==> v38: inputs <==
Design cordic, start of the top module:
module cordic(clk, angle, sine, cosine);
  input clk;
  input signed [31:0] angle;  
  output signed [15:0] sine;  
  output signed [15:0] cosine;
  reg signed [15:0] x [0:12];
  reg signed [15:0] y [0:12];
  reg signed [31:0] z [0:12];
  parameter scaling_factor = 19896;  
  wire [1:0] sector;
  assign sector = angle[31:30];
  assign sine = y[12];
  assign cosine = x[12];
  wire signed [31:0] theta [0:12];
  assign theta [ 0] = 'h20000000;   
  assign theta [ 1] = 'h12E4051D;   
  assign theta [ 2] = 'h9FB385B;    
  assign theta [ 3] = 'h51111D4;    
  assign theta [ 4] = 'h28B0D43;    
  assign theta [ 5] = 'h145D7E1;    
  assign theta [ 6] = 'hA2F61E;     
  assign theta [ 7] = 'h517C55;     
  assign theta [ 8] = 'h28BE53;     
  assign theta [ 9] = 'h145F2E;     
  assign theta [10] = 'hA2F98;      
  assign theta [11] = 'h517CC;      
  assign theta [12] = 'h28BE6;      
  always @(posedge clk)
  begin 
    if (sector == 2'b00) begin
	  x[0] <= scaling_factor;
      y[0] <= 0;
      z[0] <= angle;      
    end
    else if  (sector == 2'b11) begin
	  x[0] <= scaling_factor;
      y[0] <= 0;
      z[0] <= angle;      
    end      
    else if (sector == 2'b01) begin
      x[0] <= -0;
      y[0] <= scaling_factor;
      z[0] <= {2'b00,angle[29:0]};      
    end
    else if (sector == 2'b10) begin
      x[0] <= 0;
  ...
make LEC_CHECK=0 CAP_MARGIN=20 CORE_MARGIN=2 CORE_UTILIZATION=72 CTS_CLUSTER_SIZE=43 GPL_ROUTABILITY_DRIVEN=1 PLACE_DENSITY=0.64 SETUP_SLACK_MARGIN=-0.23 SLEW_MARGIN=40 finish   # period 2.99 ns
run.sh (not shown) runs the stock make flow with config.mk's settings and CLKGATE_MAP_FILE=.
==> v21 (differences from v38) <==
ABC_AREA = 1   (was unset)
CELL_PAD_IN_SITES_DETAIL_PLACEMENT = 2   (was unset)
CELL_PAD_IN_SITES_GLOBAL_PLACEMENT = 2   (was unset)
CORE_ASPECT_RATIO = 0.5   (was unset)
CORE_UTILIZATION = 40   (was 72)
CTS_CLUSTER_SIZE = 10   (was 43)
GPL_ROUTABILITY_DRIVEN = 0   (was 1)
GPL_TIMING_DRIVEN = 1   (was unset)
HOLD_SLACK_MARGIN = 0.19   (was unset)
MAX_ROUTING_LAYER = met4   (was unset)
PLACE_DENSITY = unset   (was 0.64)
PLACE_DENSITY_LB_ADDON = 0.19   (was unset)
SETUP_SLACK_MARGIN = unset   (was -0.23)
SLEW_MARGIN = 5   (was 40)
TNS_END_PERCENT = 70   (was unset)
==> flow/constraint.sdc (replaced) <==
create_clock -name core_clock -period 3.5 [get_ports {clk}]
set_input_delay 0.7000 -clock core_clock [delete_from_list [all_inputs] [get_ports {clk}]]
set_output_delay 0.7000 -clock core_clock [all_outputs]
set_load 0.01 [all_outputs]
==> v29 (differences from v38) <==
ABC_AREA = 0   (was unset)
CAP_MARGIN = 25   (was 20)
CORE_ASPECT_RATIO = 0.5   (was unset)
CORE_MARGIN = 7   (was 2)
CORE_UTILIZATION = 71   (was 72)
CTS_CLUSTER_SIZE = 57   (was 43)
GPL_ROUTABILITY_DRIVEN = unset   (was 1)
HOLD_SLACK_MARGIN = 0.25   (was unset)
PLACE_DENSITY = unset   (was 0.64)
PLACE_DENSITY_LB_ADDON = 0.14   (was unset)
SETUP_SLACK_MARGIN = 0.27   (was -0.23)
SLEW_MARGIN = 10   (was 40)
==> flow/constraint.sdc (replaced) <==
create_clock -name core_clock -period 3.5 [get_ports {clk}]
set_input_delay 0.7000 -clock core_clock [delete_from_list [all_inputs] [get_ports {clk}]]
set_output_delay 0.7000 -clock core_clock [all_outputs]
set_load 0.01 [all_outputs]
==> comparison table <==
Run status: v29 timing/DRC/antenna clean; v38 finished with violations; v21 timing/DRC/antenna clean
Reasons for failing layout checks: v29 -; v38 negative setup slack; v21 -
Final-layout clock buffer total: v29 90; v38 104; v21 108
Post-layout nets: v29 6,118; v38 6,605; v21 10,080
Area of the multi-input gates: v29 32,250 sq um; v38 32,050 sq um; v21 39,060 sq um
DRC marker count from the first detailed-route iteration: v29 2,096; v38 2,624; v21 2,069
Fp_density: v29 71.80%; v38 72.56%; v21 40.45%
Chip Width: v29 376.3 um; v38 258.4 um; v21 548.2 um
Final tally of setup violations: v29 0; v38 96; v21 0
Period utilisation layout: v29 95.17%; v38 109.1%; v21 93.61%
Met2 layer usage reported by global route: v29 46.96%; v38 62.33%; v21 60.38%
Worst Hold Slack: v29 0.3266 ns; v38 0.3240 ns; v21 0.3259 ns
Cell Area, Placed: v29 49,010 sq um; v38 52,900 sq um; v21 62,340 sq um
Minimum clock period after layout: v29 3.331 ns; v38 3.263 ns; v21 3.276 ns
HPWL after detailed placement: v29 75,030 um; v38 83,830 um; v21 177,500 um
Start point of the critical path: v29 y[2][2]; v38 y[11][12]; v21 y[8][8]
